### design/flow/design.v
module mux32
  (
   input [4:0] sel_i,
   input [31:0] data_i,
   output data_o
   );
   genvar i;
   wire [1:0] data_mux16_w;
   wire       data_mux32_w;
   assign data_mux32_w = (sel_i[4]) ? data_mux16_w[1] : data_mux16_w[0];
   assign data_o = data_mux32_w;
generate
   for(i=0;i<2;i=i+1)
     begin : mux16
	mux16 mux16
	 (
	  .sel_i(sel_i[3:0]),
	  .data_i(data_i[(i*16+15)-:16]),
	  .data_o(data_mux16_w[i])
	  );
     end 
endgenerate  
endmodule
module mux16
  (
   input [3:0] 	sel_i,
   input [15:0] data_i,
   output 	data_o
   );
   genvar 	i;
   wire [3:0] 	data_mux4_w;
   wire [1:0] 	data_mux8_w;
   wire 	data_mux16_w;
   assign data_mux8_w[0] = (sel_i[2]) ? data_mux4_w[1] : data_mux4_w[0];
   assign data_mux8_w[1] = (sel_i[2]) ? data_mux4_w[3] : data_mux4_w[2];
   assign data_mux16_w = (sel_i[3]) ? data_mux8_w[1] : data_mux8_w[0];
generate
   for(i=0;i<4;i=i+1)
     begin : mux4
	mux4 mux4
	 (
	  .sel_i(sel_i[1:0]),
	  .data_i(data_i[(i*4+3)-:4]),
	  .data_o(data_mux4_w[i])
	  );
     end 
endgenerate
   assign data_o = data_mux16_w;
endmodule
module mux4
  (
   input [1:0] sel_i,
   input [3:0] data_i,
   output data_o
   );
   reg 	  data_v;
   always @(*)
     case(sel_i)
       2'b00 : data_v = data_i[0];
       2'b01 : data_v = data_i[1];
       2'b10 : data_v = data_i[2];
       2'b11 : data_v = data_i[3];
     endcase
   assign data_o = data_v;
endmodule
module registers_32x32
  (
   input       clk_i,
   input       reset_ni,
   input       write_enable_i,
   input [4:0] register_addr_a_i,
   input [4:0] register_addr_b_i,
   input [4:0] register_write_i,
   input [31:0] write_data_i,
   output [31:0] read_data_a_o,
   output [31:0] read_data_b_o
   );
   integer 	 i;
   wire [4:0] 	 enable_data_w;
   reg 		 enable_register_v [1:31];
   reg [31:0] 	 register [1:31];
   assign enable_data_w = register_write_i & {5{write_enable_i}};
   always @(*)
     begin
	for(i=1;i<32;i=i+1)
	  begin
	     enable_register_v[i] = 1'b0;
	  end
	for(i=1;i<32;i=i+1)
	  begin
	     if (enable_data_w == i) enable_register_v[i] = 1'b1;
	  end 
     end 
   always @(posedge clk_i or negedge reset_ni)
     begin
	if (!reset_ni)
	  for(i=1;i<32;i=i+1)
	    begin
	       register[i] <= 32'b0;
	    end
	else
	  for(i=1;i<32;i=i+1)
	    begin
	       if (enable_register_v[i])
		 begin
		    register[i] <= write_data_i;
		 end
	    end 
     end 
   wire [31:0] decoded_read_a_data_w;
   wire [31:0] decoded_read_b_data_w;
   genvar      j;
generate
   for(j=0;j<32;j=j+1)
     begin : multiplexer
	mux32 mux32_a
	 (
	  .sel_i(register_addr_a_i),
	  .data_i({register[31][j],
		   register[30][j],
		   register[29][j],
		   register[28][j],
		   register[27][j],
		   register[26][j],
		   register[25][j],
		   register[24][j],
		   register[23][j],
		   register[22][j],
		   register[21][j],
		   register[20][j],
		   register[19][j],
		   register[18][j],
		   register[17][j],
		   register[16][j],
		   register[15][j],
		   register[14][j],
		   register[13][j],
		   register[12][j],
		   register[11][j],
		   register[10][j],
		   register[9][j],
		   register[8][j],
		   register[7][j],
		   register[6][j],
		   register[5][j],
		   register[4][j],
		   register[3][j],
		   register[2][j],
		   register[1][j],
		   1'b0}),
	  .data_o(decoded_read_a_data_w[j])
	  );
	mux32 mux32_b
	 (
	  .sel_i(register_addr_b_i),
	  .data_i({register[31][j],
		   register[30][j],
		   register[29][j],
		   register[28][j],
		   register[27][j],
		   register[26][j],
		   register[25][j],
		   register[24][j],
		   register[23][j],
		   register[22][j],
		   register[21][j],
		   register[20][j],
		   register[19][j],
		   register[18][j],
		   register[17][j],
		   register[16][j],
		   register[15][j],
		   register[14][j],
		   register[13][j],
		   register[12][j],
		   register[11][j],
		   register[10][j],
		   register[9][j],
		   register[8][j],
		   register[7][j],
		   register[6][j],
		   register[5][j],
		   register[4][j],
		   register[3][j],
		   register[2][j],
		   register[1][j],
		   1'b0}),
	  .data_o(decoded_read_b_data_w[j])
	  );
     end 
endgenerate 
   assign read_data_a_o = decoded_read_a_data_w;
   assign read_data_b_o = decoded_read_b_data_w;
endmodule 
### design/flow/constraint.sdc
create_clock -name core_clock -period 3.19 [get_ports {clk_i}]
set_input_delay 0.6380 -clock core_clock [delete_from_list [all_inputs] [get_ports {clk_i}]]
set_output_delay 0.6380 -clock core_clock [all_outputs]
set_load 0.01 [all_outputs]
### design/flow/run.sh
#!/bin/bash
# the make line also repeats each setting of config.mk as NAME=value (left out here)
make -C /OpenROAD-flow-scripts/flow DESIGN_CONFIG=/design/flow/config.mk WORK_HOME=/design/flow/orfs CLKGATE_MAP_FILE= finish
### design/flow/config.mk
export PLATFORM = sky130hd
export DESIGN_NAME = registers_32x32
export DESIGN_NICKNAME = registers_32x32
export VERILOG_FILES = /design/flow/design.v
export SDC_FILE = /design/flow/constraint.sdc
export NUM_CORES = 4
export LEC_CHECK = 0
export ABC_AREA = 0
export CAP_MARGIN = 35
export CORE_MARGIN = 2
export CORE_UTILIZATION = 72
export CTS_CLUSTER_DIAMETER = 363
export MAX_ROUTING_LAYER = met4
export PLACE_DENSITY = 0.65
export SETUP_SLACK_MARGIN = 0.02
export SLEW_MARGIN = 20
==> flow_summary.toml, run 1 <==
# yosys + openroad results
[synth]
yosys_cells = 4209
ys_async_sr_fraction_pct = 100
synth_adder_area_share_pct = 0
synthMostInstantiatedCell = "mux2_2"
syn_inst = 4209
top_cell_area_share_pct = 44.4
ys_sh_simple_pct = 3.45
ys.flop_type = "dfrtp_1"
syn_area_sq_um = 55900
aoi_share_pct = 8.82
edf_count = 0
numSynthFlops = 992
ys_chip_area_sq_um = 55900
yosysWarnings = 4
synth.yosys.seq_area_share_pct = 44.4
top_area_cell = "dfrtp_1"
yosys-top-cells-count = "mux2_2, dfrtp_1, clkbuf_1, mux4_2, mux2i_1"
synthDistinctLibCells = 59
mux_area_share_pct = 38.3
synth-xor-area-share_pct = 0
synth_area_per_cell_sq_um = 13.3
topCellsByArea = "dfrtp_1, mux2_2, mux4_2, mux2i_1, buf_4"
synth_nets = 4259
logic_family = "multiplexers"

[routing]
drt_iter0_markers = 5205
via_count = 42752
first_pass_iters = 6
routed_wl_um = 197000
routedWlPerCell_um = 35.1
vias_per_cell = 7.62
drc = 0
ant_nets = 0

[critical_path]
worst_ep_required_time_ns = 2.55
critPathBufInv = 5
r2r-end = "register[3][15]"
crit_slowest_cell = "mux4_2"
start_kind = "input port"
reg2reg_depth = 1
critPathTopFamily = "buffers and inverters"
cp_max_fo = 15
reg2reg_slack_ns = 2.29
worst-path-stages = 9
critPathCaptureType = "primary output"
rr_startpoint = "register[3][15]"
cpMostUsedCell = "buf_16"
cp-startpoint = "register_addr_a_i[0]"
critPathKind = "in2out"
cp_slowest_stage_delay_ns = 0.53
path_cells = "buf_16, buf_16, buf_16, buf_6, mux4_2, o22ai_1, nor4_1, o211a_1, dlygate4sd2_1"
arrival_ns = 2.60
cp-endpoint = "read_data_a_o[16]"

[clock_tree]
clk_pin_slew_worst_paths_ns = 0.06
cts-root-buf = "clkbuf_16"
tritoncts = "built"
ctsLongestPathBuffers = 3
clock_latency_ns = 0.69
cts_max_level = 3
numCtsBuffers = 104
cts.sinks = 992

[layout]
flop_area_sq_um = 24800
mi_logic_area_sq_um = 29500
utilization_pct = 87.3
syn2layout_area_growth_pct = 20.5
final_nets = 4534
fill_cells = 3447

[run]
maxCapViolCount = 0
warnings = 33

[final_timing]
report.final.setup_viol = 7
tightest_slew_ns = 0.745
hold_viol = 0
slew_violations = 0
min_period_ns = 3.24
fmaxAchievable_mhz = 309
fin_ws_ns = -0.0465
fin_crit_sh_pct = 101
relSlewSlack_pct = 50.3
rsz0062_at_grt = "yes"
clock_skew_ns = 0

[grt]
grt_pass1_vias = 43605
grt_antenna_before_repair = 5
gr-usage-all-layers_pct = 50.2
grt_max_degree = 102
grt_pass1_wl_um = 285000
grt-ovfl-total = 0

[placement]
io_buffers = 113
dp_slack_ns = -0.904
gp_congestion = 0.967
hpwl_um = 117000

[pwr]
p_leak_nw = 30.4
p_clk_mw = 12.8
comb_power_share_pct = 22.2
vdd_ir_drop_max_mv = 0.554
power_frac_seq_pct = 43.9
largestPowerGroup = "registers"
internal-power_mw = 26.9
switchingPower_mw = 10.8
swShare_pct = 28.6
pwr-share-clk_pct = 33.9
comb_power_mw = 8.34
p_seq_mw = 16.5
powerDensity_nw_per_um2 = 558

[hold_path]
min_path_type = "reg2reg"
hp-start = "register[11][26]"
min_to = "register[11][26]"
hold_depth = 1

[die]
rows = 102
dieArea_sq_um = 79900
die_x_um = 283
die_h_um = 283
io_pins = 114
core_util_floorplan_pct = 72.4
core_sq_um = 77200

[run_status]
outcome = "failed layout checks"
check-failures = "negative setup slack"
## per-stage QoR
| stage | power (mW) | instance area, sq um | instances | hold slack [ns] | setup TNS [ns] |
|---|---|---|---|---|---|
| 5_1_grt | 38.8 | 67400 | 5610 | 0.528 | -0.0866 |
| 3_3_place_gp | 23.5 | 60900 | 5288 | 0.480 | -42.71 |
| 2_1_floorplan | 21.4 | 55900 | 4209 | 0.342 | 0 |
| 6_report | 37.6 | 67400 | 5614 | 0.500 | -0.106 |
| 3_5_place_dp | 24.1 | 60900 | 5292 | 0.486 | -42.66 |
| 4_1_cts | 37.0 | 66300 | 5548 | 0.501 | -0.0786 |
## per-layer routing
layer / global-route usage [%] / vias to the layer above / share of wire [%]
met5: - / - / 0
met4: 35.6 / 0 / 8.8
met3: 12.5 / 1118 / 12
met2: 72.1 / 3220 / 44
met1: 62.4 / 21722 / 35
li1: - / 16692 / -
## final cells by class
| class | count | area share [%] |
|---|---|---|
| diodes | 9 | 0.0334 |
| clock buffers | 149 | 4.49 |
| clock inverters | 38 | 0.780 |
| inverters | 1 | 0.00557 |
| multi-input cells | 2698 | 43.8 |
| flip-flops and latches | 992 | 36.8 |
| well taps | 1040 | 1.93 |
| repair buffers | 687 | 12.1 |
## repair_timing
item | CTS | global route
setup endpoints to repair | 64 | 52
buffers inserted | 54 | 30
endpoints found under the hold margin | 35 | 0
hold buffers | 1 | 0
resized | 346 | 120
pin swaps | 67 | 41
cloned | 14 | 3
==> run 2: changes to the inputs <==
- ABC_AREA: 0 -> not set
- CAP_MARGIN: 35 -> 0
- CORE_UTILIZATION: 72 -> 40
- CTS_CLUSTER_DIAMETER: 363 -> not set
- CTS_CLUSTER_SIZE: not set -> 97
- GPL_ROUTABILITY_DRIVEN: not set -> 0
- HOLD_SLACK_MARGIN: not set -> 0.18
- MIN_ROUTING_LAYER: not set -> met2
- PLACE_DENSITY: 0.65 -> not set
- SETUP_SLACK_MARGIN: 0.02 -> 0.07
- SLEW_MARGIN: 20 -> 5
- TNS_END_PERCENT: not set -> 75
- clock period: 3.19 -> 6.0 ns (I/O delays scaled with it)
==> flow_summary.toml, run 2 <==
# yosys + openroad results
[run_status]
outcome = "no timing/DRC/antenna violations"

[critical_path]
worst_ep_required_time_ns = 4.80
critPathTopFamily = "buffers and inverters"
reg2reg_depth = 1
start_kind = "input port"
crit_slowest_cell = "clkdlybuf4s50_1"
reg2reg_slack_ns = 5.18
critPathKind = "in2out"
path_cells = "clkdlybuf4s50_1, or3_2, buf_4, a221oi_1, nor4_1, and3_1, clkdlybuf4s50_1"
cp-endpoint = "read_data_b_o[14]"
cp_max_fo = 12
worst-path-stages = 7
cpMostUsedCell = "clkdlybuf4s50_1"
cp_slowest_stage_delay_ns = 0.82
arrival_ns = 4.63
r2r-end = "register[3][4]"
cp-startpoint = "register_addr_b_i[4]"
critPathBufInv = 3
rr_startpoint = "register[3][4]"
critPathCaptureType = "primary output"

[final_timing]
rsz0062_at_grt = "no"
clock_skew_ns = 0
relSlewSlack_pct = 12.5
report.final.setup_viol = 0
slew_violations = 0
fin_crit_sh_pct = 97.2
hold_viol = 0
tightest_slew_ns = 1.31
fmaxAchievable_mhz = 171
final.setup.tns_ns = 0
min_period_ns = 5.83
holdWs_ns = 0.499

[grt]
grt_pass1_wl_um = 270000
grt_max_degree = 133
use_met2_pct = 45.6
grt-ovfl-total = 0
grt_pass1_vias = 55970
gr-usage-all-layers_pct = 40.0
grtUsageMet1_pct = 0
use_met3_pct = 50.1
top_usage_layer = "met3"
grt_antenna_before_repair = 1

[die]
rows = 137
die_x_um = 378
io_pins = 114
dieArea_sq_um = 143000
core_sq_um = 139000
core_util_floorplan_pct = 40.2
die_h_um = 378

[synth]
synthDistinctLibCells = 59
synth_adder_area_share_pct = 0
ys_chip_area_sq_um = 55900
syn_area_sq_um = 55900
synth-xor-area-share_pct = 0
top_area_cell = "dfrtp_1"
synthMostInstantiatedCell = "mux2_2"
aoi_share_pct = 8.82
edf_count = 0
ys_async_sr_fraction_pct = 100
topCellsByArea = "dfrtp_1, mux2_2, mux4_2, mux2i_1, buf_4"
yosys-top-cells-count = "mux2_2, dfrtp_1, clkbuf_1, mux4_2, mux2i_1"
syn_inst = 4209
synth_area_per_cell_sq_um = 13.3
logic_family = "multiplexers"
yosysWarnings = 4
ys.flop_type = "dfrtp_1"
synth_nets = 4259
ys_sh_simple_pct = 3.45
mux_area_share_pct = 38.3
yosys_cells = 4209
top_cell_area_share_pct = 44.4
numSynthFlops = 992
synth.yosys.seq_area_share_pct = 44.4

[hold_path]
hold_depth = 1
hp-start = "register[11][26]"
min_to = "register[11][26]"
min_path_type = "reg2reg"

[clock_tree]
cts_max_level = 3
tritoncts = "built"
hold_buffers = 0
cts.sinks = 992
cts-root-buf = "clkbuf_16"
numCtsBuffers = 111
clock_latency_ns = 0.77
clk_pin_slew_worst_paths_ns = 0.06
ctsLongestPathBuffers = 3

[run]
warnings = 38
maxCapViolCount = 0

[routing]
vias_per_cell = 8.33
first_pass_iters = 10
drt_iter0_markers = 9299
drc = 0
ant_nets = 0
routed_wl_um = 185000
via_count = 50431
routedWlPerCell_um = 30.5

[pwr]
p_seq_mw = 8.65
power_mw = 19.6
power_frac_seq_pct = 44.1
internal-power_mw = 13.9
switchingPower_mw = 5.74
powerDensity_nw_per_um2 = 316
p_leak_nw = 27.1
largestPowerGroup = "registers"
pwr-share-clk_pct = 35.9
swShare_pct = 29.3
vdd_ir_drop_max_mv = 0.241
comb_power_mw = 3.93
comb_power_share_pct = 20.0
p_clk_mw = 7.04

[layout]
final_nets = 4114
syn2layout_area_growth_pct = 11.1
stdcell_count = 6057
finalInstanceArea_sq_um = 62200

[placement]
io_buffers = 113
hpwl_um = 106000
dpl_cell_area_sq_um = 58400
placedCellCount = 5827
-- run 2: cell type report --
cell class,instances,area [sq um]
clock buffer,160,3180
clock inverter,42,438
multi-input combinational,2698,28500
inverter,1,3.75
tap,1876,2350
sequential,992,24800
fill,12521,77000
antenna,28,70.1
timing repair buffer,260,2780
-- run 2: stage by stage --
stage,worst slack (ns),util (%)
floorplan,2.09,-
global placement,0.250,42.0
detailed placement,0.234,42.0
CTS,0.209,44.6
global route,0.0952,44.6
finish,0.167,44.7
-- run 2: what timing repair did --
action,in CTS,in global routing
resized,0,4
buffers inserted,0,0
endpoints found under the setup margin,0,4
-- run 2: metal layers --
| metal | vias up | share of wire [%] |
|---|---|---|
| li1 | 15656 | - |
| met1 | 17212 | 0 |
| met2 | 15786 | 48 |
| met3 | 1777 | 41 |
| met4 | 0 | 11 |
| met5 | - | 0 |
==> run 3: changes to the inputs <==
- CAP_MARGIN: 0 -> 20
- CORE_UTILIZATION: 40 -> 59
- CTS_CLUSTER_SIZE: 97 -> not set
- GPL_ROUTABILITY_DRIVEN: 0 -> not set
- HOLD_SLACK_MARGIN: 0.18 -> not set
- MAX_ROUTING_LAYER: met4 -> not set
- MIN_ROUTING_LAYER: met2 -> not set
- SETUP_SLACK_MARGIN: 0.07 -> 0.82
- SLEW_MARGIN: 5 -> 20
- TNS_END_PERCENT: 75 -> not set
- clock period: 6.0 -> 4.0 ns (I/O delays scaled with it)
==> flow_summary.toml, run 3 <==
# yosys + openroad results
[run_status]
outcome = "no timing/DRC/antenna violations"

[hold_path]
min_path_type = "in2async"

[grt]
grt_pass1_wl_um = 290000
grt_pass1_vias = 42215
grt_max_degree = 110
grt-ovfl-total = 0
grt_antenna_before_repair = 8
gr-usage-all-layers_pct = 40.7

[synth]
yosysWarnings = 4
numSynthFlops = 992
synthDistinctLibCells = 59
synth_adder_area_share_pct = 0
topCellsByArea = "dfrtp_1, mux2_2, mux4_2, mux2i_1, buf_4"
synth_nets = 4259
edf_count = 0
synth.yosys.seq_area_share_pct = 44.4
mux_area_share_pct = 38.3
synth_area_per_cell_sq_um = 13.3
aoi_share_pct = 8.82
top_area_cell = "dfrtp_1"
syn_area_sq_um = 55900
yosys-top-cells-count = "mux2_2, dfrtp_1, clkbuf_1, mux4_2, mux2i_1"
ys_async_sr_fraction_pct = 100
ys_sh_simple_pct = 3.45
synthMostInstantiatedCell = "mux2_2"
synth-xor-area-share_pct = 0
yosys_cells = 4209
top_cell_area_share_pct = 44.4
ys.flop_type = "dfrtp_1"
logic_family = "multiplexers"
syn_inst = 4209
ys_chip_area_sq_um = 55900

[routing]
drc = 0
vias_per_cell = 7.11
via_count = 41515
ant_nets = 0
routed_wl_um = 205000
drt_iter0_markers = 4201
first_pass_iters = 5
routedWlPerCell_um = 35.1

[critical_path]
reg2reg_slack_ns = 3.14
worst-path-stages = 11
start_kind = "input port"
critPathBufInv = 7
cpMostUsedCell = "buf_16"
cp-startpoint = "register_addr_b_i[0]"
worst_ep_required_time_ns = 3.20
rr_startpoint = "register[1][28]"
cp_max_fo = 6
arrival_ns = 2.63
critPathCaptureType = "primary output"
path_cells = "buf_16, buf_16, buf_16, buf_16, buf_6, mux2_4, o211ai_1, o211a_1, nor4_4, buf_4, buf_6"
cp_slowest_stage_delay_ns = 0.36
critPathTopFamily = "buffers and inverters"
reg2reg_depth = 1
critPathKind = "in2out"
crit_slowest_cell = "nor4_4"
r2r-end = "register[1][28]"
cp-endpoint = "read_data_b_o[25]"

[pwr]
comb_power_share_pct = 22.7
p_leak_nw = 31.3
swShare_pct = 28.4
internal-power_mw = 22.2
comb_power_mw = 7.04
vdd_ir_drop_max_mv = 0.384
switchingPower_mw = 8.79
powerDensity_nw_per_um2 = 441
p_seq_mw = 13.1
p_clk_mw = 10.8
largestPowerGroup = "registers"
power_frac_seq_pct = 42.4
pwr-share-clk_pct = 34.9

[placement]
io_buffers = 113
hpwl_um = 114000
placedCellCount = 5352
dp_slack_ns = -0.360
gp_congestion = 0.887

[clock_tree]
cts-root-buf = "clkbuf_16"
cts_max_level = 3
cts.sinks = 992
numCtsBuffers = 109
clk_pin_slew_worst_paths_ns = 0.06
clock_latency_ns = 0.71
ctsLongestPathBuffers = 3
tritoncts = "built"

[final_timing]
fmaxAchievable_mhz = 292
min_period_ns = 3.43
fin_ws_ns = 0.570
fin_crit_sh_pct = 85.7
rsz0062_at_grt = "yes"
report.final.setup_viol = 0
relSlewSlack_pct = 24.8
holdWs_ns = 0.132
slew_violations = 0
tightest_slew_ns = 1.12
clock_skew_ns = 0
hold_viol = 0

[die]
io_pins = 114
core_sq_um = 93600
die_h_um = 312
rows = 112
core_util_floorplan_pct = 59.8
dieArea_sq_um = 97300
die_x_um = 312

[layout]
syn2layout_area_growth_pct = 25.7
fill_cells = 5924
stdcell_count = 5839
final_nets = 4535

[run]
maxCapViolCount = 0
warnings = 33
run 3: timing repair:
item                       4_1_cts  5_1_grt
cloned                          46       22
hold buffers                     0        0
buffers inserted               132       76
setup endpoints to repair       64       64
hold endpoints to repair         0        0
resized                        668      270
pin swaps                      143      129
run 3: per-layer routing:
metal | wire length (um) | vias up | global-route usage, %
met2 | 91300 | 2257 | 61.4
met3 | 19800 | 710 | 9.11
met5 | 24 | - | 0
li1 | - | 16738 | -
met4 | 14100 | 4 | 23.4
met1 | 79500 | 21806 | 54.3
run 3: per-stage QoR:
step	utilization, %	total power, mW	instance area (sq um)	TNS [ns]
CTS	72.7	30.5	68100	0
finish	75.1	31.0	70300	0
detailed placement	63.6	19.0	59500	-6.91
global route	75.1	32.0	70300	0
global placement	63.6	18.6	59500	-6.51
floorplan	-	17.1	55900	0
run 3: layout make-up:
| type | count | area [sq um] | area share, % |
|---|---|---|---|
| multi-input cells | 2698 | 30800 | 43.8 |
| clock buffers | 160 | 3240 | 4.61 |
| well taps | 1254 | 1570 | 2.23 |
| inverters | 1 | 5.00 | 0.00712 |
| diodes | 6 | 15.0 | 0.0214 |
| clock inverters | 45 | 591 | 0.840 |
| flip-flops and latches | 992 | 24800 | 35.3 |
| repair buffers | 683 | 9230 | 13.1 |
==> run 4: changes to the inputs <==
- CORE_UTILIZATION: 59 -> 40
- CTS_CLUSTER_SIZE: not set -> 59
- SETUP_SLACK_MARGIN: 0.82 -> 0.06
- clock period: 4.0 -> 6.0 ns (I/O delays scaled with it)
==> flow_summary.toml, run 4 <==
# yosys + openroad results
[routing]
ant_nets = 0
routed_wl_um = 176000
drt_iter0_markers = 3095
vias_per_cell = 6.14
drt-met1-wl_um = 78700
met2_wirelength_um = 81800
routedWlPerCell_um = 29.1
met3WireLength_um = 10300
via_count = 37028
first_pass_iters = 5
drc = 0
top_layer_used = "met5"

[final_timing]
rsz0062_at_grt = "no"
final.setup.tns_ns = 0
fin_ws_ns = 0.322
fin_crit_sh_pct = 94.6
min_period_ns = 5.68
tightest_slew_ns = 1.14
report.final.setup_viol = 0
relSlewSlack_pct = 24.0
clock_skew_ns = 0
holdWs_ns = 0.495
fmaxAchievable_mhz = 176
hold_viol = 0
slew_violations = 0

[pwr]
p_seq_mw = 8.63
internal-power_mw = 13.9
largestPowerGroup = "registers"
swShare_pct = 27.5
p_clk_mw = 6.79
pwr-share-clk_pct = 35.3
comb_power_mw = 3.80
p_leak_nw = 27.1
switchingPower_mw = 5.28
vdd_ir_drop_max_mv = 0.217
comb_power_share_pct = 19.8
powerDensity_nw_per_um2 = 310
power_frac_seq_pct = 44.9

[hold_path]
hp-start = "register[11][26]"
min_path_type = "reg2reg"
min_to = "register[11][26]"
hold_depth = 1

[synth]
logic_family = "multiplexers"
aoi_share_pct = 8.82
numSynthFlops = 992
top_area_cell = "dfrtp_1"
ys_sh_simple_pct = 3.45
synthDistinctLibCells = 59
yosys-top-cells-count = "mux2_2, dfrtp_1, clkbuf_1, mux4_2, mux2i_1"
topCellsByArea = "dfrtp_1, mux2_2, mux4_2, mux2i_1, buf_4"
ys_chip_area_sq_um = 55900
syn_area_sq_um = 55900
top_cell_area_share_pct = 44.4
synth_adder_area_share_pct = 0
synthMostInstantiatedCell = "mux2_2"
synth_area_per_cell_sq_um = 13.3
synth_nets = 4259
edf_count = 0
yosys_cells = 4209
yosysWarnings = 4
synth-xor-area-share_pct = 0
ys.flop_type = "dfrtp_1"
synth.yosys.seq_area_share_pct = 44.4
syn_inst = 4209
ys_async_sr_fraction_pct = 100
mux_area_share_pct = 38.3

[grt]
grt_max_degree = 133
gr-usage-all-layers_pct = 24.5
grt_antenna_before_repair = 11
grt_pass1_wl_um = 260000
grt-ovfl-total = 0
grt_pass1_vias = 37009

[placement]
dpl_cell_area_sq_um = 58400
hpwl_um = 106000
dp_slack_ns = 0.234
gp_congestion = 0.833
io_buffers = 113

[critical_path]
cp-startpoint = "register_addr_b_i[4]"
worst_ep_required_time_ns = 4.80
cp_slowest_stage_delay_ns = 0.67
worst-path-stages = 8
critPathBufInv = 4
critPathCaptureType = "primary output"
arrival_ns = 4.48
critPathTopFamily = "buffers and inverters"
rr_startpoint = "register[3][4]"
cp-endpoint = "read_data_b_o[26]"
reg2reg_slack_ns = 5.18
start_kind = "input port"
path_cells = "clkdlybuf4s50_1, and4_2, buf_4, a22oi_1, o221ai_1, nor4_1, buf_4, clkdlybuf4s50_1"
crit_slowest_cell = "clkdlybuf4s50_1"
cp_max_fo = 13
critPathKind = "in2out"
r2r-end = "register[3][4]"
reg2reg_depth = 1

[clock_tree]
cts-root-buf = "clkbuf_16"
cts_max_level = 3
cts.sinks = 992
clk_pin_slew_worst_paths_ns = 0.05
post_cts_buffers = 0
ctsLongestPathBuffers = 3
numCtsBuffers = 111
ctsResizeCount = 0
tritoncts = "built"
clock_latency_ns = 0.72
hold_buffers = 0

[layout]
final_nets = 4114
syn2layout_area_growth_pct = 10.8
finalInstanceArea_sq_um = 61900

[run]
maxCapViolCount = 0
warnings = 32

[die]
core_util_floorplan_pct = 40.2
die_h_um = 378
dieArea_sq_um = 143000
core_sq_um = 139000
io_pins = 114
die_x_um = 378
rows = 137

[run_status]
outcome = "no timing/DRC/antenna violations"
==> run 4: layer usage <==
layer / track usage, % / up-vias
li1: - / 15853
met1: 34.9 / 19745
met2: 38.7 / 1155
met4: 7.64 / 8
met3: 3.35 / 267
met5: 0 / -
==> run 4: layout make-up <==
cell class	count	area (sq um)
sequential	992	24800
antenna	4	10.0
fill	12553	77200
clock buffer	166	3290
timing repair buffer	260	2690
clock inverter	32	300
multi-input combinational	2698	28500
tap	1876	2350
inverter	1	3.75
==> run 4: stage by stage <==
stage               util, %  cells  power [mW]
floorplan                 -   4209        11.4
global placement       42.0   5827        12.4
detailed placement     42.0   5827        12.5
CTS                    44.6   6025        19.4
global route           44.5   6029        20.1
finish                 44.5   6029        19.2
==> run 5: changes to the inputs <==
- ABC_AREA: not set -> 1
- CORE_UTILIZATION: 40 -> 72
- CTS_CLUSTER_DIAMETER: not set -> 339
- CTS_CLUSTER_SIZE: 59 -> not set
- PLACE_DENSITY: not set -> 0.64
- SETUP_SLACK_MARGIN: 0.06 -> not set
- clock period: 6.0 -> 3.19 ns (I/O delays scaled with it)
==> flow_summary.toml, run 5 <==
# yosys + openroad results
[critical_path]
rr_startpoint = "register[19][0]"
arrival_ns = 2.64
critPathCaptureType = "primary output"
critPathBufInv = 5
r2r-end = "register[19][0]"
cp_max_fo = 15
path_cells = "buf_6, inv_8, nor2_4, buf_12, buf_12, nand2_1, nand3_1, nand2_1, nand3_1, nand3_1, nand2_1, clkdlybuf4s50_1"
critPathTopFamily = "buffers and inverters"
critPathKind = "in2out"
start_kind = "input port"
cp-endpoint = "read_data_a_o[13]"
worst_ep_required_time_ns = 2.55
cp-startpoint = "register_addr_a_i[1]"
reg2reg_depth = 2
worst-path-stages = 12
cp_slowest_stage_delay_ns = 0.58
reg2reg_slack_ns = 2.37
crit_slowest_cell = "clkdlybuf4s50_1"

[clock_tree]
clock_latency_ns = 0.67
ctsLongestPathBuffers = 3
tritoncts = "built"
cts_max_level = 3
numCtsBuffers = 102
clk_pin_slew_worst_paths_ns = 0.06
cts-root-buf = "clkbuf_16"
cts.sinks = 992

[grt]
grt_max_degree = 92
grt_pass1_vias = 57355
gr-usage-all-layers_pct = 56.3
grt_antenna_before_repair = 10
grt_pass1_wl_um = 333000
grt-ovfl-total = 0

[pwr]
powerDensity_nw_per_um2 = 571
swShare_pct = 31.4
largestPowerGroup = "registers"
p_seq_mw = 16.0
comb_power_share_pct = 19.4
vdd_ir_drop_max_mv = 0.698
internal-power_mw = 24.5
switchingPower_mw = 11.2
power_frac_seq_pct = 44.7
pwr-share-clk_pct = 36.0
p_clk_mw = 12.9
p_leak_nw = 29.4
comb_power_mw = 6.92

[placement]
hpwl_um = 123000
placedCellCount = 8304
io_buffers = 113
gp_congestion = 0.978

[synth]
synth_adder_area_share_pct = 0
ys_async_sr_fraction_pct = 100
mux_area_share_pct = 0
logic_family = "simple AND/OR/NAND/NOR gates"
aoi_share_pct = 17.0
topCellsByArea = "dfrtp_1, nand2_1, nand3_1, o21ai_0, a21oi_1"
ys_chip_area_sq_um = 54200
yosysWarnings = 4
top_area_cell = "dfrtp_1"
synth_nets = 7677
syn_inst = 7627
ys.flop_type = "dfrtp_1"
synth-xor-area-share_pct = 0
top_cell_area_share_pct = 45.8
yosys-top-cells-count = "nand2_1, nand3_1, o21ai_0, dfrtp_1, clkbuf_1"
synth_area_per_cell_sq_um = 7.10
synthMostInstantiatedCell = "nand2_1"
yosys_cells = 7627
synth.yosys.seq_area_share_pct = 45.8
synthDistinctLibCells = 23
ys_sh_simple_pct = 29.0
edf_count = 0
syn_area_sq_um = 54200
numSynthFlops = 992

[final_timing]
tightest_slew_ns = 1.04
min_period_ns = 3.28
fmaxAchievable_mhz = 305
clock_skew_ns = 0
relSlewSlack_pct = 30.5
slew_violations = 0
rsz0062_at_grt = "yes"
fin_crit_sh_pct = 103
fin_ws_ns = -0.0858
report.final.setup_viol = 11
hold_viol = 0

[layout]
stdcell_count = 8537
flop_area_sq_um = 24800
utilization_pct = 84.1
final_nets = 7522
mi_logic_area_sq_um = 25200
syn2layout_area_growth_pct = 15.6
fill_cells = 4761

[die]
io_pins = 114
dieArea_sq_um = 77400
rows = 100
core_sq_um = 74400
core_util_floorplan_pct = 72.7
die_x_um = 278
die_h_um = 278

[routing]
vias_per_cell = 7.03
via_count = 60041
drt_iter0_markers = 11309
routedWlPerCell_um = 25.9
first_pass_iters = 12
drc = 0
ant_nets = 0
routed_wl_um = 221000

[run]
warnings = 30
maxCapViolCount = 0

[run_status]
check-failures = "negative setup slack"
outcome = "failed layout checks"

[hold_path]
min_path_type = "in2async"
run 5: cell type report:
| cell class | count | area share, % |
|---|---|---|
| Sequential cell | 992 | 39.7 |
| Timing Repair inverter | 1 | 0.00999 |
| Inverter | 323 | 2.04 |
| Clock buffer | 162 | 5.13 |
| Tap cell | 969 | 1.94 |
| Clock inverter | 28 | 0.598 |
| Antenna cell | 10 | 0.0400 |
| Timing Repair Buffer | 483 | 10.3 |
| Multi-Input combinational cell | 5569 | 40.3 |
run 5: layer usage:
layer / up-vias / share of wire, % / track usage (%)
li1: 24873 / - / -
met1: 27024 / 31 / 69.8
met2: 6233 / 40 / 79.4
met3: 1907 / 18 / 21.0
met4: 4 / 10 / 44.7
met5: - / 0.012 / 0
run 5: repair_timing:
action / 4_1_cts / 5_1_grt
gates cloned: 5 / 2
pin swaps: 2 / 2
buffers inserted: 10 / 15
endpoints found under the setup margin: 59 / 38
hold endpoints to repair: 36 / 0
gates resized: 54 / 50
hold buffers: 1 / 0
run 5: through the flow:
step	hold slack (ns)	setup TNS (ns)	setup WS, ns	power (mW)	area [sq um]
floorplan	0.342	0	0.621	19.9	54200
global placement	0.466	-1.31	-0.123	22.2	58400
detailed placement	0.473	-2.15	-0.159	22.5	58400
CTS	0.453	0	0.00451	35.2	62300
global route	0.493	-0.357	-0.0842	37.0	62600
finish	0.461	-0.300	-0.0858	35.8	62600
==> run 6: changes to the inputs <==
- ABC_AREA: 1 -> not set
- CTS_CLUSTER_DIAMETER: 339 -> not set
- clock period: 3.19 -> 3.42 ns (I/O delays scaled with it)
==> flow_summary.toml, run 6 <==
# yosys + openroad results
[pwr]
vdd_ir_drop_max_mv = 0.505
swShare_pct = 28.0
comb_power_share_pct = 21.2
internal-power_mw = 25.1
p_leak_nw = 29.5
p_seq_mw = 15.3
pwr-share-clk_pct = 34.8
comb_power_mw = 7.39
largestPowerGroup = "registers"
powerDensity_nw_per_um2 = 532
power_frac_seq_pct = 44.0
p_clk_mw = 12.1
switchingPower_mw = 9.75

[synth]
synthDistinctLibCells = 59
synth_area_per_cell_sq_um = 13.3
ys_chip_area_sq_um = 55900
logic_family = "multiplexers"
synth_adder_area_share_pct = 0
syn_area_sq_um = 55900
yosysWarnings = 4
yosys-top-cells-count = "mux2_2, dfrtp_1, clkbuf_1, mux4_2, mux2i_1"
edf_count = 0
mux_area_share_pct = 38.3
ys.flop_type = "dfrtp_1"
syn_inst = 4209
topCellsByArea = "dfrtp_1, mux2_2, mux4_2, mux2i_1, buf_4"
synth-xor-area-share_pct = 0
ys_async_sr_fraction_pct = 100
synth.yosys.seq_area_share_pct = 44.4
ys_sh_simple_pct = 3.45
top_cell_area_share_pct = 44.4
aoi_share_pct = 8.82
top_area_cell = "dfrtp_1"
yosys_cells = 4209
numSynthFlops = 992
synth_nets = 4259
synthMostInstantiatedCell = "mux2_2"

[run]
warnings = 31
maxCapViolCount = 0

[placement]
dpl_cell_area_sq_um = 60500
hpwl_um = 116000
gp_congestion = 0.941
io_buffers = 113

[final_timing]
min_period_ns = 3.44
slew_violations = 0
fin_ws_ns = -0.0244
tightest_slew_ns = 1.10
report.final.setup_viol = 3
clock_skew_ns = 0
fmaxAchievable_mhz = 290
hold_viol = 0
relSlewSlack_pct = 26.3
fin_crit_sh_pct = 101
rsz0062_at_grt = "yes"

[clock_tree]
cts-root-buf = "clkbuf_16"
ctsLongestPathBuffers = 3
clk_pin_slew_worst_paths_ns = 0.06
hold_buffers = 0
numCtsBuffers = 103
tritoncts = "built"
cts.sinks = 992
clock_latency_ns = 0.67
cts_max_level = 3

[grt]
grt_pass1_wl_um = 276000
grt_pass1_vias = 42975
grt_max_degree = 102
gr-usage-all-layers_pct = 47.0
grt-ovfl-total = 0
grt_antenna_before_repair = 9

[die]
core_sq_um = 77200
core_util_floorplan_pct = 72.4
rows = 102
die_x_um = 283
die_h_um = 283
io_pins = 114
dieArea_sq_um = 79900

[routing]
first_pass_iters = 7
vias_per_cell = 7.49
drt_iter0_markers = 4554
routedWlPerCell_um = 33.8
ant_nets = 0
drc = 0
via_count = 41326
routed_wl_um = 186000

[hold_path]
min_path_type = "in2async"

[critical_path]
worst_ep_required_time_ns = 2.74
path_cells = "clkdlybuf4s15_2, buf_6, nand3b_1, buf_4, buf_12, buf_12, o22ai_1, nor4_2, o211a_1, dlygate4sd2_1"
arrival_ns = 2.76
critPathCaptureType = "primary output"
cpMostUsedCell = "buf_12"
critPathKind = "in2out"
crit_slowest_cell = "nor4_2"
cp-endpoint = "read_data_a_o[20]"
r2r-end = "register[1][26]"
reg2reg_depth = 1
cp-startpoint = "register_addr_a_i[4]"
critPathBufInv = 6
cp_slowest_stage_delay_ns = 0.39
reg2reg_slack_ns = 2.54
start_kind = "input port"
worst-path-stages = 10
critPathTopFamily = "buffers and inverters"
cp_max_fo = 7
rr_startpoint = "register[1][26]"

[run_status]
check-failures = "negative setup slack"
outcome = "failed layout checks"

[layout]
syn2layout_area_growth_pct = 17.2
final_nets = 4437
finalInstanceArea_sq_um = 65500
utilization_pct = 84.9
[run 6: layout make-up]
cell class / count / area (sq um)
well taps: 1040 / 1300
inverters: 1 / 3.75
diodes: 1 / 2.50
clock buffers: 147 / 3000
clock inverters: 47 / 657
repair buffers: 591 / 6520
multi-input cells: 2698 / 29200
flip-flops and latches: 992 / 24800
fillers: 3826 / 11700
[run 6: through the flow]
step | power [mW] | hold WS (ns) | setup TNS (ns) | setup slack (ns) | std cells
after floorplan | 20.0 | 0.388 | 0 | 0.545 | 4209
after global placement | 21.8 | 0.479 | -34.02 | -0.815 | 5281
after detailed placement | 22.4 | 0.490 | -34.59 | -0.759 | 5281
after CTS | 34.6 | 0.0826 | 0 | 0.000137 | 5509
after global routing | 36.0 | 0.132 | -0.0335 | -0.0245 | 5517
final | 34.8 | 0.0733 | -0.0444 | -0.0244 | 5517
[run 6: routing by layer]
layer / vias up / GRT usage [%] / wire length [um]
li1: 16468 / - / -
met5: - / 0 / 86
met4: 12 / 33.1 / 15700
met1: 21081 / 60.6 / 67300
met2: 2830 / 69.6 / 82100
met3: 935 / 12.6 / 21300
[run 6: repair_timing]
item | in CTS | in global routing
setup buffers | 30 | 8
pin swaps | 70 | 12
gates cloned | 6 | 0
endpoints found under the setup margin | 64 | 27
resized | 244 | 33
==> run 7: changes to the inputs <==
- CAP_MARGIN: 20 -> 25
- CORE_UTILIZATION: 72 -> 35
- CTS_CLUSTER_SIZE: not set -> 59
- GPL_ROUTABILITY_DRIVEN: not set -> 0
- PLACE_DENSITY: 0.64 -> not set
- PLACE_DENSITY_LB_ADDON: not set -> 0.07
- SETUP_SLACK_MARGIN: not set -> 1.42
- clock period: 3.42 -> 6.0 ns (I/O delays scaled with it)
==> flow_summary.toml, run 7 <==
# yosys + openroad results
[clock_tree]
cts.sinks = 992
cts-root-buf = "clkbuf_16"
ctsLongestPathBuffers = 3
clock_latency_ns = 0.76
clk_pin_slew_worst_paths_ns = 0.05
cts_max_level = 4
numCtsBuffers = 131
tritoncts = "built"

[hold_path]
min_path_type = "in2async"

[pwr]
swShare_pct = 28.2
switchingPower_mw = 5.86
largestPowerGroup = "registers"
p_leak_nw = 29.1
powerDensity_nw_per_um2 = 314
comb_power_mw = 4.16
pwr-share-clk_pct = 38.3
power_frac_seq_pct = 41.7
vdd_ir_drop_max_mv = 0.299
internal-power_mw = 14.9
p_seq_mw = 8.66
p_clk_mw = 7.95
power_mw = 20.8
comb_power_share_pct = 20.0

[synth]
ys.flop_type = "dfrtp_1"
synth_nets = 4259
synthDistinctLibCells = 59
ys_chip_area_sq_um = 55900
ys_async_sr_fraction_pct = 100
yosys_cells = 4209
top_cell_area_share_pct = 44.4
numSynthFlops = 992
syn_area_sq_um = 55900
yosys-top-cells-count = "mux2_2, dfrtp_1, clkbuf_1, mux4_2, mux2i_1"
topCellsByArea = "dfrtp_1, mux2_2, mux4_2, mux2i_1, buf_4"
syn_inst = 4209
synth_area_per_cell_sq_um = 13.3
synthMostInstantiatedCell = "mux2_2"
logic_family = "multiplexers"
mux_area_share_pct = 38.3
ys_sh_simple_pct = 3.45
synth_adder_area_share_pct = 0
yosysWarnings = 4
synth.yosys.seq_area_share_pct = 44.4
top_area_cell = "dfrtp_1"
synth-xor-area-share_pct = 0
edf_count = 0
aoi_share_pct = 8.82

[critical_path]
reg2reg_depth = 1
critPathTopFamily = "buffers and inverters"
cp-startpoint = "register_addr_b_i[1]"
crit_slowest_cell = "clkdlybuf4s50_1"
cp_max_fo = 66
reg2reg_slack_ns = 5.16
worst_ep_required_time_ns = 4.80
critPathCaptureType = "primary output"
worst-path-stages = 7
critPathBufInv = 4
cp_slowest_stage_delay_ns = 0.53
cp-endpoint = "read_data_b_o[27]"
path_cells = "buf_16, buf_16, a221oi_1, a221o_1, nor4_2, buf_4, clkdlybuf4s50_1"
start_kind = "input port"
r2r-end = "register[4][13]"
cpMostUsedCell = "buf_16"
rr_startpoint = "register[4][13]"
arrival_ns = 3.49
critPathKind = "in2out"

[grt]
grt-ovfl-total = 0
grt_pass1_vias = 39102
gr-usage-all-layers_pct = 26.7
grt_antenna_before_repair = 16
grt_pass1_wl_um = 310000
grt_max_degree = 150

[die]
io_pins = 114
die_x_um = 404
rows = 146
core_sq_um = 159000
core_util_floorplan_pct = 35.3
dieArea_sq_um = 163000
die_h_um = 404

[routing]
ant_nets = 0
routedWlPerCell_um = 34.3
vias_per_cell = 5.98
routed_wl_um = 219000
drt_iter0_markers = 2790
first_pass_iters = 5
drc = 0
via_count = 38233

[final_timing]
fin_ws_ns = 1.31
final.setup.tns_ns = 0
holdWs_ns = 0.457
tightest_slew_ns = 1.07
fmaxAchievable_mhz = 213
relSlewSlack_pct = 28.8
slew_violations = 0
rsz0062_at_grt = "yes"
fin_crit_sh_pct = 78.2
clock_skew_ns = 0
min_period_ns = 4.69
hold_viol = 0
report.final.setup_viol = 0

[layout]
syn2layout_area_growth_pct = 18.1
fill_cells = 14723
finalInstanceArea_sq_um = 66100
final_nets = 4254

[run_status]
outcome = "no timing/DRC/antenna violations"

[run]
warnings = 44
maxCapViolCount = 0

[placement]
hpwl_um = 121000
io_buffers = 113
dpl_cell_area_sq_um = 59200
dp_slack_ns = 0.190
==> run 7: per-stage QoR <==
step / std cells / utilization, %
2_1_floorplan: 4209 / -
3_3_place_gp: 6033 / 37.1
3_5_place_dp: 6056 / 37.3
4_1_cts: 6369 / 41.5
5_1_grt: 6379 / 41.7
6_report: 6392 / 41.7
==> run 7: what timing repair did <==
action,4_1_cts,5_1_grt
pin swaps,28,18
cloned,35,2
resized,187,57
endpoints found under the setup margin,64,36
hold buffers,0,0
buffers inserted,43,5
==> run 7: cell type report <==
cell class	count	area, sq um	share of cell area [%]
Antenna cell	14	35.0	0.0530
Inverter	1	8.76	0.0133
Clock buffer	198	3920	5.92
Multi-Input combinational cell	2700	29200	44.2
Tap cell	2072	2590	3.92
Clock inverter	37	380	0.576
Sequential cell	992	24800	37.6
Timing Repair Buffer	378	5140	7.78
==> run 7: routing by layer <==
metal	wire, um	GRT usage, %	vias to the layer above
met5	25	0	-
met4	5830	7.21	4
met3	10200	3.76	281
met2	102000	42.2	1021
met1	102000	38.1	20732
li1	-	-	16195
==> run 8: changes to the inputs <==
- ABC_AREA: not set -> 1
- CAP_MARGIN: 25 -> 20
- CORE_MARGIN: 2 -> 9
- CORE_UTILIZATION: 35 -> 58
- CTS_CLUSTER_DIAMETER: not set -> 327
- CTS_CLUSTER_SIZE: 59 -> 87
- GPL_ROUTABILITY_DRIVEN: 0 -> not set
- GPL_TIMING_DRIVEN: not set -> 0
- HOLD_SLACK_MARGIN: not set -> -0.07
- MAX_ROUTING_LAYER: not set -> met4
- MIN_ROUTING_LAYER: not set -> met1
- PLACE_DENSITY_LB_ADDON: 0.07 -> 0.28
- SETUP_SLACK_MARGIN: 1.42 -> 1.27
- SLEW_MARGIN: 20 -> 0
- TNS_END_PERCENT: not set -> 10
- clock period: 6.0 -> 5.85 ns (I/O delays scaled with it)
==> flow_summary.toml, run 8 <==
# flow metrics
[synth]
synth_adder_area_share_pct = 0
syn_inst = 7627
ys_sh_simple_pct = 29.0
top_cell_area_share_pct = 45.8
numSynthFlops = 992
aoi_share_pct = 17.0
yosys_cells = 7627
yosys-top-cells-count = "nand2_1, nand3_1, o21ai_0, dfrtp_1, clkbuf_1"
topCellsByArea = "dfrtp_1, nand2_1, nand3_1, o21ai_0, a21oi_1"
synthMostInstantiatedCell = "nand2_1"
synth.yosys.seq_area_share_pct = 45.8
synth_area_per_cell_sq_um = 7.10
syn_area_sq_um = 54200
logic_family = "simple AND/OR/NAND/NOR gates"
synthDistinctLibCells = 23
ys_chip_area_sq_um = 54200
top_area_cell = "dfrtp_1"
mux_area_share_pct = 0
edf_count = 0
yosysWarnings = 4
synth_nets = 7677
synth-xor-area-share_pct = 0
ys.flop_type = "dfrtp_1"
ys_async_sr_fraction_pct = 100

[die]
core_sq_um = 92100
io_pins = 114
die_x_um = 324
die_h_um = 324
dieArea_sq_um = 105000
core_util_floorplan_pct = 58.8
rows = 111

[placement]
dpl_cell_area_sq_um = 58500
gp_congestion = 1.47
hpwl_um = 276000
io_buffers = 105
placedCellCount = 9071

[run_status]
stop_error = "[ERROR GRT-0116] Global routing finished with congestion. Check the congestion regions in the DRC Viewer."
haltStage = "global routing"
outcome = "aborted with a tool error"

[clock_tree]
cts.sinks = 992
ctsLongestPathBuffers = 3
hold_buffers = 0
cts-root-buf = "clkbuf_16"
cts_max_level = 1
numCtsBuffers = 15

[grt]
gr-usage-all-layers_pct = 86.6
grt-ovfl-total = 1784
==> run 8: stage by stage <==
| step | hold slack (ns) | setup TNS [ns] | setup WS, ns |
|---|---|---|---|
| floorplan | 0.453 | 0 | 2.22 |
| global placement | 0.465 | - | -41.10 |
| detailed placement | 0.473 | -3.07 | -0.463 |
| CTS | 0.519 | 0 | 1.08 |
==> run 8: metal layers <==
layer,GRT overflow,global-route usage [%]
met4,516,81.4
met3,281,81.6
met2,814,93.1
met5,-,-
met1,173,86.3
==> run 8: repair_timing <==
| item | 4_1_cts |
|---|---|
| endpoints found under the hold margin | 0 |
| buffers inserted | 3 |
| gates cloned | 0 |
| resized | 683 |
| setup endpoints to repair | 64 |
| pin swaps | 7 |
==> run 9: changes to the inputs <==
- ABC_AREA: 1 -> not set
- CORE_MARGIN: 9 -> 2
- CORE_UTILIZATION: 58 -> 72
- CTS_CLUSTER_DIAMETER: 327 -> 30
- CTS_CLUSTER_SIZE: 87 -> not set
- GPL_TIMING_DRIVEN: 0 -> not set
- HOLD_SLACK_MARGIN: -0.07 -> not set
- MIN_ROUTING_LAYER: met1 -> not set
- PLACE_DENSITY: not set -> 0.65
- PLACE_DENSITY_LB_ADDON: 0.28 -> not set
- SETUP_SLACK_MARGIN: 1.27 -> 0.81
- SLEW_MARGIN: 0 -> 20
- TNS_END_PERCENT: 10 -> not set
- clock period: 5.85 -> 3.19 ns (I/O delays scaled with it)
==> flow_summary.toml, run 9 <==
# flow metrics
[run_status]
outcome = "aborted with a tool error"
haltStage = "global routing"

[synth]
aoi_share_pct = 8.82
synth_adder_area_share_pct = 0
edf_count = 0
synth.yosys.seq_area_share_pct = 44.4
ys_sh_simple_pct = 3.45
ys_chip_area_sq_um = 55900
synthMostInstantiatedCell = "mux2_2"
yosys-top-cells-count = "mux2_2, dfrtp_1, clkbuf_1, mux4_2, mux2i_1"
synthDistinctLibCells = 59
syn_inst = 4209
top_area_cell = "dfrtp_1"
synth-xor-area-share_pct = 0
mux_area_share_pct = 38.3
yosys_cells = 4209
numSynthFlops = 992
ys_async_sr_fraction_pct = 100
topCellsByArea = "dfrtp_1, mux2_2, mux4_2, mux2i_1, buf_4"
yosysWarnings = 4
syn_area_sq_um = 55900
ys.flop_type = "dfrtp_1"
logic_family = "multiplexers"
top_cell_area_share_pct = 44.4
synth_area_per_cell_sq_um = 13.3
synth_nets = 4259

[clock_tree]
ctsLongestPathBuffers = 3
numCtsBuffers = 202
cts_max_level = 4
cts.sinks = 992
cts-root-buf = "clkbuf_16"

[die]
die_h_um = 283
core_util_floorplan_pct = 72.4
dieArea_sq_um = 79900
core_sq_um = 77200
die_x_um = 283
io_pins = 114
rows = 102

[placement]
placedCellCount = 5263
gp_congestion = 0.936
io_buffers = 113
hpwl_um = 112000
-- run 9: repair_timing --
item | 4_1_cts
resized | 634
gates cloned | 27
endpoints found under the hold margin | 38
endpoints found under the setup margin | 64
hold buffers | 1
pin swaps | 151
setup buffers | 173
-- run 9: metrics by stage --
stage	hold WS [ns]	setup slack (ns)	cell area (sq um)	setup TNS, ns	power [mW]
after floorplan	0.342	0.546	56800	0	21.6
after CTS	0.434	0.0847	71900	0	47.7
after detailed placement	0.494	-1.09	60700	-38.25	24.1
after global placement	0.480	-1.01	60700	-36.56	23.5
==> run 10: changes to the inputs <==
- CAP_MARGIN: 20 -> 0
- CORE_UTILIZATION: 72 -> 41
- CTS_CLUSTER_DIAMETER: 30 -> not set
- CTS_CLUSTER_SIZE: not set -> 59
- MAX_ROUTING_LAYER: met4 -> not set
- PLACE_DENSITY: 0.65 -> not set
- PLACE_DENSITY_LB_ADDON: not set -> 0.01
- SETUP_SLACK_MARGIN: 0.81 -> 0.06
- clock period: 3.19 -> 6.0 ns (I/O delays scaled with it)
==> flow_summary.toml, run 10 <==
# yosys + openroad results
[layout]
final_nets = 4123
stdcell_count = 5951
utilization_pct = 45.9
fill_cells = 12040
syn2layout_area_growth_pct = 11.2

[synth]
synthMostInstantiatedCell = "mux2_2"
synthDistinctLibCells = 59
logic_family = "multiplexers"
ys_chip_area_sq_um = 55900
top_cell_area_share_pct = 44.4
synth_area_per_cell_sq_um = 13.3
numSynthFlops = 992
yosysWarnings = 4
yosys-top-cells-count = "mux2_2, dfrtp_1, clkbuf_1, mux4_2, mux2i_1"
aoi_share_pct = 8.82
synth.yosys.seq_area_share_pct = 44.4
mux_area_share_pct = 38.3
edf_count = 0
ys_sh_simple_pct = 3.45
topCellsByArea = "dfrtp_1, mux2_2, mux4_2, mux2i_1, buf_4"
synth_nets = 4259
ys.flop_type = "dfrtp_1"
ys_async_sr_fraction_pct = 100
synth_adder_area_share_pct = 0
top_area_cell = "dfrtp_1"
yosys_cells = 4209
syn_inst = 4209
synth-xor-area-share_pct = 0
syn_area_sq_um = 55900

[pwr]
pwr-share-clk_pct = 36.9
vdd_ir_drop_max_mv = 0.223
power_frac_seq_pct = 43.6
powerDensity_nw_per_um2 = 319
internal-power_mw = 14.3
comb_power_mw = 3.88
largestPowerGroup = "registers"
p_clk_mw = 7.33
comb_power_share_pct = 19.5
p_leak_nw = 27.3
swShare_pct = 27.8
p_seq_mw = 8.66
switchingPower_mw = 5.52

[final_timing]
slew_violations = 0
clock_skew_ns = 0
relSlewSlack_pct = 24.6
fmaxAchievable_mhz = 174
final.setup.tns_ns = 0
report.final.setup_viol = 0
fin_ws_ns = 0.251
fin_crit_sh_pct = 95.8
hold_viol = 0
tightest_slew_ns = 1.13
min_period_ns = 5.75
rsz0062_at_grt = "no"

[routing]
drt-met1-wl_um = 89400
first_pass_iters = 7
met2_wirelength_um = 88200
vias_per_cell = 6.32
via_count = 37615
drt_iter0_markers = 3079
met3WireLength_um = 13200
drc = 0
routedWlPerCell_um = 32.9
top_layer_used = "met5"
ant_nets = 0
routed_wl_um = 196000
antenna_cells = 0

[die]
die_x_um = 373
rows = 135
io_pins = 114
core_sq_um = 135000
dieArea_sq_um = 139000
core_util_floorplan_pct = 41.3
die_h_um = 373

[placement]
placedCellCount = 5731
dp_slack_ns = 0.238
gp_congestion = 0.810
hpwl_um = 114000
io_buffers = 113

[grt]
grt_max_degree = 144
grt-ovfl-total = 0
grt_pass1_wl_um = 284000
grt_pass1_vias = 38902
gr-usage-all-layers_pct = 27.8
grt_antenna_before_repair = 13

[clock_tree]
ctsResizeCount = 0
ctsLongestPathBuffers = 3
cts.sinks = 992
cts-root-buf = "clkbuf_16"
post_cts_buffers = 0
numCtsBuffers = 121
clock_latency_ns = 0.71
clk_pin_slew_worst_paths_ns = 0.06
cts_max_level = 3
tritoncts = "built"
hold_buffers = 0

[critical_path]
critPathBufInv = 3
critPathKind = "in2out"
worst-path-stages = 7
critPathTopFamily = "buffers and inverters"
cp-startpoint = "register_addr_b_i[4]"
reg2reg_slack_ns = 5.17
cp_max_fo = 12
path_cells = "clkdlybuf4s50_1, or3_2, buf_12, a221oi_1, a221o_1, nor4_1, clkdlybuf4s50_1"
start_kind = "input port"
cpMostUsedCell = "clkdlybuf4s50_1"
cp-endpoint = "read_data_b_o[5]"
arrival_ns = 4.55
reg2reg_depth = 1
crit_slowest_cell = "clkdlybuf4s50_1"
worst_ep_required_time_ns = 4.80
critPathCaptureType = "primary output"
r2r-end = "register[21][0]"
cp_slowest_stage_delay_ns = 0.82
rr_startpoint = "register[21][0]"

[run_status]
outcome = "no timing/DRC/antenna violations"

[run]
warnings = 36
maxCapViolCount = 0

[hold_path]
min_path_type = "in2async"
[run 10: final cells by class]
class | count | area, sq um | share of cell area [%]
Clock buffer | 190 | 3640 | 5.85
Sequential cell | 992 | 24800 | 39.9
Timing Repair Buffer | 259 | 2690 | 4.33
Clock inverter | 30 | 290 | 0.467
Tap cell | 1781 | 2230 | 3.58
Inverter | 1 | 3.75 | 0.00603
Multi-Input combinational cell | 2698 | 28500 | 45.9
[run 10: stage by stage]
stage          total power [mW]  hold WS, ns  instance area, sq um
2_1_floorplan              11.4        0.463                 55900
3_3_place_gp               12.5        0.480                 58400
3_5_place_dp               12.6        0.489                 58300
4_1_cts                    20.0        0.491                 62300
5_1_grt                    20.8        0.525                 62200
6_report                   19.9        0.496                 62200
[run 10: layer usage]
layer	up-vias	GRT usage [%]
met1	20160	39.5
met3	306	6.16
met5	-	0
li1	15854	-
met4	6	7.28
met2	1289	42.8
==> run 11: changes to the inputs <==
- CORE_UTILIZATION: 41 -> 72
- CTS_CLUSTER_DIAMETER: not set -> 39
- CTS_CLUSTER_SIZE: 59 -> 37
- PLACE_DENSITY: not set -> 0.64
- PLACE_DENSITY_LB_ADDON: 0.01 -> not set
- SETUP_SLACK_MARGIN: 0.06 -> 0.38
- clock period: 6.0 -> 3.22 ns (I/O delays scaled with it)
==> flow_summary.toml, run 11 <==
# flow metrics
[synth]
top_cell_area_share_pct = 44.4
syn_area_sq_um = 55900
synthMostInstantiatedCell = "mux2_2"
top_area_cell = "dfrtp_1"
synthDistinctLibCells = 59
syn_inst = 4209
synth-xor-area-share_pct = 0
ys_async_sr_fraction_pct = 100
synth.yosys.seq_area_share_pct = 44.4
ys_chip_area_sq_um = 55900
ys.flop_type = "dfrtp_1"
synth_nets = 4259
aoi_share_pct = 8.82
mux_area_share_pct = 38.3
numSynthFlops = 992
yosys_cells = 4209
edf_count = 0
ys_sh_simple_pct = 3.45
synth_adder_area_share_pct = 0
yosysWarnings = 4
topCellsByArea = "dfrtp_1, mux2_2, mux4_2, mux2i_1, buf_4"
synth_area_per_cell_sq_um = 13.3
logic_family = "multiplexers"
yosys-top-cells-count = "mux2_2, dfrtp_1, clkbuf_1, mux4_2, mux2i_1"

[die]
die_h_um = 283
core_sq_um = 77200
die_x_um = 283
dieArea_sq_um = 79900
core_util_floorplan_pct = 72.4
io_pins = 114
rows = 102

[clock_tree]
cts-root-buf = "clkbuf_16"
ctsLongestPathBuffers = 3
numCtsBuffers = 151
cts.sinks = 992
cts_max_level = 4

[run_status]
outcome = "aborted with a tool error"
haltStage = "global routing"
stop_error = "[ERROR GRT-0228] Horizontal edge usage exceeds the maximum allowed. (0, 10) usage=65535 limit=3200"

[placement]
hpwl_um = 115000
gp_congestion = 0.930
io_buffers = 113
[run 11: through the flow]
step                worst slack [ns]  instance area (sq um)  instances  setup TNS [ns]
detailed placement            -0.902                  60600       5277          -41.76
global placement              -0.928                  60600       5277          -41.41
floorplan                      0.425                  55900       4209               0
CTS                            0.153                  70200       5704               0
[run 11: timing repair]
item	CTS
hold buffers	1
cloned	33
resized	706
endpoints found under the hold margin	51
pin swaps	132
buffers inserted	114
endpoints found under the setup margin	64
==> run 12: changes to the inputs <==
- CAP_MARGIN: 0 -> 20
- CORE_UTILIZATION: 72 -> 47
- CTS_CLUSTER_DIAMETER: 39 -> not set
- CTS_CLUSTER_SIZE: 37 -> not set
- PLACE_DENSITY: 0.64 -> not set
- SETUP_SLACK_MARGIN: 0.38 -> not set
- clock period: 3.22 -> 5.74 ns (I/O delays scaled with it)
==> flow_summary.toml, run 12 <==
# yosys + openroad results
[run_status]
outcome = "no timing/DRC/antenna violations"

[layout]
finalInstanceArea_sq_um = 61800
fill_cells = 10005
mi_logic_area_sq_um = 28500
syn2layout_area_growth_pct = 10.6
utilization_pct = 52.4
stdcell_count = 5689
flop_area_sq_um = 24800
final_nets = 4111

[pwr]
powerDensity_nw_per_um2 = 329
internal-power_mw = 14.9
comb_power_share_pct = 19.4
p_clk_mw = 7.38
vdd_ir_drop_max_mv = 0.234
largestPowerGroup = "registers"
swShare_pct = 27.0
power_frac_seq_pct = 44.3
power_mw = 20.4
p_seq_mw = 9.03
comb_power_mw = 3.95
p_leak_nw = 27.2
switchingPower_mw = 5.50
pwr-share-clk_pct = 36.3

[hold_path]
min_path_type = "in2async"

[final_timing]
min_period_ns = 5.49
fin_ws_ns = 0.254
slew_violations = 0
final.setup.tns_ns = 0
relSlewSlack_pct = 24.6
report.final.setup_viol = 0
tightest_slew_ns = 1.13
rsz0062_at_grt = "no"
fin_crit_sh_pct = 95.6
hold_viol = 0
fmaxAchievable_mhz = 182
clock_skew_ns = 0
holdWs_ns = 0.496

[routing]
drc = 0
first_pass_iters = 5
routedWlPerCell_um = 30.8
ant_nets = 0
via_count = 37031
vias_per_cell = 6.51
drt_iter0_markers = 3194
routed_wl_um = 175000

[clock_tree]
cts-root-buf = "clkbuf_16"
numCtsBuffers = 112
hold_buffers = 0
ctsLongestPathBuffers = 3
post_cts_buffers = 0
cts_max_level = 3
tritoncts = "built"
cts.sinks = 992
clk_pin_slew_worst_paths_ns = 0.06
ctsResizeCount = 0
clock_latency_ns = 0.71

[placement]
hpwl_um = 100000
placedCellCount = 5480
dpl_cell_area_sq_um = 58100
gp_congestion = 0.803
dp_slack_ns = 0.341
io_buffers = 113

[synth]
mux_area_share_pct = 38.3
ys_sh_simple_pct = 3.45
ys_chip_area_sq_um = 55900
synthDistinctLibCells = 59
syn_inst = 4209
synth_nets = 4259
synth_area_per_cell_sq_um = 13.3
synthMostInstantiatedCell = "mux2_2"
top_cell_area_share_pct = 44.4
aoi_share_pct = 8.82
synth-xor-area-share_pct = 0
yosys_cells = 4209
synth.yosys.seq_area_share_pct = 44.4
yosysWarnings = 4
yosys-top-cells-count = "mux2_2, dfrtp_1, clkbuf_1, mux4_2, mux2i_1"
ys.flop_type = "dfrtp_1"
synth_adder_area_share_pct = 0
numSynthFlops = 992
top_area_cell = "dfrtp_1"
syn_area_sq_um = 55900
topCellsByArea = "dfrtp_1, mux2_2, mux4_2, mux2i_1, buf_4"
ys_async_sr_fraction_pct = 100
edf_count = 0
logic_family = "multiplexers"

[critical_path]
r2r-end = "register[3][13]"
path_cells = "clkdlybuf4s50_1, and4bb_2, buf_4, a22oi_1, o221ai_1, nor4_1, clkdlybuf4s50_1"
crit_slowest_cell = "clkdlybuf4s50_1"
start_kind = "input port"
critPathKind = "in2out"
worst_ep_required_time_ns = 4.59
critPathBufInv = 3
cp-endpoint = "read_data_b_o[29]"
cp_max_fo = 16
rr_startpoint = "register[3][13]"
cp_slowest_stage_delay_ns = 0.66
worst-path-stages = 7
cp-startpoint = "register_addr_b_i[4]"
reg2reg_slack_ns = 4.93
reg2reg_depth = 1
arrival_ns = 4.34
critPathTopFamily = "buffers and inverters"
critPathCaptureType = "primary output"
cpMostUsedCell = "clkdlybuf4s50_1"

[run]
maxCapViolCount = 0
warnings = 38

[die]
rows = 126
dieArea_sq_um = 122000
io_pins = 114
core_util_floorplan_pct = 47.4
die_x_um = 349
core_sq_um = 118000
die_h_um = 349

[grt]
grt-ovfl-total = 0
grt_pass1_wl_um = 257000
grt_max_degree = 136
gr-usage-all-layers_pct = 28.5
grt_antenna_before_repair = 8
grt_pass1_vias = 37107
==> run 12: layout make-up <==
cell class	count	share of cell area [%]
Timing Repair Buffer	256	4.51
Tap cell	1536	3.11
Clock buffer	179	5.58
Clock inverter	24	0.510
Sequential cell	992	40.1
Multi-Input combinational cell	2698	46.1
Antenna cell	3	0.0121
Inverter	1	0.00607
==> run 12: per-layer routing <==
| metal | vias up | share of wire, % | track usage [%] |
|---|---|---|---|
| met3 | 263 | 5.9 | 4.17 |
| met4 | 4 | 2.9 | 8.88 |
| met1 | 19746 | 45 | 41.1 |
| met2 | 1172 | 46 | 44.3 |
| li1 | 15846 | - | - |
| met5 | - | 0.011 | 0 |
Power figures rest on the tool's default switching activity, not on a simulated workload.
